== v11 ==
## compl_mul
module compl_mul(
   input logic clk_i, 
   input logic srst_i,
   input logic signed [17:0]data_a_i_i,   
   input logic signed [17:0]data_a_q_i,   
   input logic signed [17:0]data_b_i_i,   
   input logic signed [17:0]data_b_q_i,   
   output  logic signed  [36:0]data_i_o,    
   output  logic signed [36:0]data_q_o     
   );
clock: 9.57 ns
lec_check: 0
abc_area: 1
cap_margin: 20
core_margin: 2
core_utilization: 62
cts_cluster_diameter: 385
cts_cluster_size: 99
place_density: 0.36
setup_slack_margin: -0.57
slew_margin: 20
run.sh (not shown) runs the stock make flow with config.mk's settings and CLKGATE_MAP_FILE=.
## Diff of input files: v32 against v11
- clearing SETUP_SLACK_MARGIN, which used to be -0.57
- clearing ABC_AREA, which used to be 1
- swapping 62 for 25 in CORE_UTILIZATION
- clearing PLACE_DENSITY, which used to be 0.36
- clearing CTS_CLUSTER_SIZE, which used to be 99
- clearing CTS_CLUSTER_DIAMETER, which used to be 385
- swapping 9.57 for 11.8 in the clock period (ns, I/O delays scaled along)
Results
The library cell contributing the largest single delay on the critical path comes out fa_1 in one run and clkdlybuf4s50_1 in the other, namely in v11 and v32 respectively. NOTE weighted congestion reported at the end of routability-driven placement v11->v32 decreased by more than 10%. Summary of the comparison: global routing usage on met3 is lower in v32, relative to v11. In the tables for v32 and v11, number of buffers and inverters on the critical path reads higher with v11. Compare v32 and v11 | post-synthesis simple-gate area fraction lower: v11. Note that the routed wire length recorded for v11 amounts to 1.14 times the value seen in v32.
For v38, these inputs were changed with respect to v32:
- CORE_UTILIZATION changed from 25 to 40
- ABC_AREA newly set to 1
- CAP_MARGIN changed from 20 to 10
- the clock period (ns, I/O delays scaled along) changed from 11.8 to 16.0
### Flow results
- The flow did not stop early for v38: all stages ran, and the layout cleared the timing, DRC and antenna checks.
- Re sum of overflow across all layers after global routing: no difference whatsoever between v38 and v32.
- Compared with v32, the router placed more vias in v38.
- Row pre-CTS setup slack: v38 higher / v32 lower
- Setup slack: v38 more than v32
- v38 and v32 ended up with roughly the same final area.
- Re worst hold slack: v32 and v38 aren't equal, and the higher value belongs to v38.
- v38 gives more endpoint required time on the critical path than v32 did.
Changes in v51 relative to v38:
- changing CAP_MARGIN from 10 to 20
- changing CORE_UTILIZATION from 40 to 44
- changing the clock period (ns, I/O delays scaled along) from 16.0 to 9.57
Notes after the runs:
Per the comparison of v51 with v38, net count of the mapped netlist held steady.

== build 74 ==
compl_mul again, from the RTL that the note above started with.
clock: 7.94 ns
lec_check: 0
cap_margin: 20
cell_pad_in_sites_detail_placement: 0
cell_pad_in_sites_global_placement: 0
core_margin: 2
core_utilization: 65
cts_cluster_diameter: 194
cts_cluster_size: 54
gpl_timing_driven: 1
setup_slack_margin: 0.58
slew_margin: 20
In build 74 the implementation completed, yet the final layout does not meet the checks, the culprit being setup timing.
Relative to build 74, the following input files were edited for build 47:
Settings: clearing CTS_CLUSTER_SIZE, which used to be 54; swapping 65 for 40 in CORE_UTILIZATION; clearing SETUP_SLACK_MARGIN, which used to be 0.58; clearing GPL_TIMING_DRIVEN, which used to be 1; clearing CELL_PAD_IN_SITES_GLOBAL_PLACEMENT, which used to be 0; clearing CTS_CLUSTER_DIAMETER, which used to be 194; clearing CELL_PAD_IN_SITES_DETAIL_PLACEMENT, which used to be 0; swapping 7.94 for 11.8 in the clock period (ns, I/O delays scaled along).
## What came out
Going from build 74 to build 47, critical path depth shrank by more than 10%. Against build 74, worst slack after detailed placement in build 47 came out better. Relative to build 74, the detailed-route vias per instance measured on build 47 has decreased by more than 10%. Having completed the whole flow, build 47 delivered a layout that passed the timing, DRC and antenna checks.
Input changes introduced in build 32 (baseline for comparison: build 47):
Settings: a change of CORE_UTILIZATION from 40 to 66; a change of the clock period (ns, I/O delays scaled along) from 11.8 to 8.0.
==> comparison <==
In build 32 the implementation completed, yet the final layout does not meet the checks, the culprit being setup timing. Build 47 ran to completion and came out clean on the timing, DRC and antenna checks. Of the two candidates, build 47 has the better pre-CTS worst setup slack and build 32 the worse one. The sequential share of layout area of build 32 is lower than that of build 47. [compare] base=build 47 new=build 32: cell count after synthesis saw little to no change. Cmp build 32 and build 47 / total core area / higher: build 47.

compl_mul again, from the RTL that the note above started with.
Settings: LEC_CHECK=0, CAP_MARGIN=20, CELL_PAD_IN_SITES_DETAIL_PLACEMENT=1, CELL_PAD_IN_SITES_GLOBAL_PLACEMENT=3, CORE_ASPECT_RATIO=0.87, CORE_MARGIN=10, CORE_UTILIZATION=65, CTS_CLUSTER_DIAMETER=69, GPL_ROUTABILITY_DRIVEN=1, GPL_TIMING_DRIVEN=1, MIN_ROUTING_LAYER=met2, PLACE_DENSITY=0.81, SETUP_SLACK_MARGIN=-0.91, SLEW_MARGIN=20; clock period 12.4 ns.
The starting point ended with an error in global placement without I/O.
Then changed:
Settings changed: CELL_PAD_IN_SITES_DETAIL_PLACEMENT 1 to unset, CELL_PAD_IN_SITES_GLOBAL_PLACEMENT 3 to unset, CORE_ASPECT_RATIO 0.87 to unset, CORE_MARGIN 10 to 2, CORE_UTILIZATION 65 to 40, CTS_CLUSTER_DIAMETER 69 to unset, GPL_ROUTABILITY_DRIVEN 1 to unset, GPL_TIMING_DRIVEN 1 to unset, MIN_ROUTING_LAYER met2 to unset, PLACE_DENSITY 0.81 to unset, SETUP_SLACK_MARGIN -0.91 to unset.
Clock period 12.4 ns to 16.0 ns, I/O delays scaled along.
=> Now the flow finished with timing, DRC and antenna clean; die area rises by 45%; synthesized cell count stays the same; synthesized area stays the same.
Then changed:
Settings changed: CAP_MARGIN 20 to 40, CORE_UTILIZATION 40 to 47, GPL_ROUTABILITY_DRIVEN set to 0, GPL_TIMING_DRIVEN set to 0, SETUP_SLACK_MARGIN set to 3.98.
What happened: The changed run completed without violations. Global-route usage increases by 13 points. Final cell count increases by 1.1%. Worst hold slack improved by 0.26 ns. Area after synthesis does not change. Routed wire length increases by 45%. Worst setup slack got worse by 0.27 ns. Maximum frequency decreases by 2.2%.
Then changed:
Settings changed: ABC_AREA set to 0, CAP_MARGIN 40 to 20, CELL_PAD_IN_SITES_GLOBAL_PLACEMENT set to 1, CORE_ASPECT_RATIO set to 1.73, CORE_UTILIZATION 47 to 60, CTS_CLUSTER_DIAMETER set to 95, CTS_CLUSTER_SIZE set to 97, GPL_ROUTABILITY_DRIVEN 0 to unset, GPL_TIMING_DRIVEN 0 to unset, SETUP_SLACK_MARGIN 3.98 to unset, SLEW_MARGIN 20 to 15, TNS_END_PERCENT set to 20.
Result: Global-route usage goes down by 0.39 points; maximum frequency goes up by 3.5%; worst setup slack gains 0.40 ns; non-clock buffer count goes down by 295; utilization goes up by 12 points; first-iteration DRC count goes down by 56%; routed wire length goes down by about 26%; design area goes down by 4.2%; hold slack loses 0.25 ns.
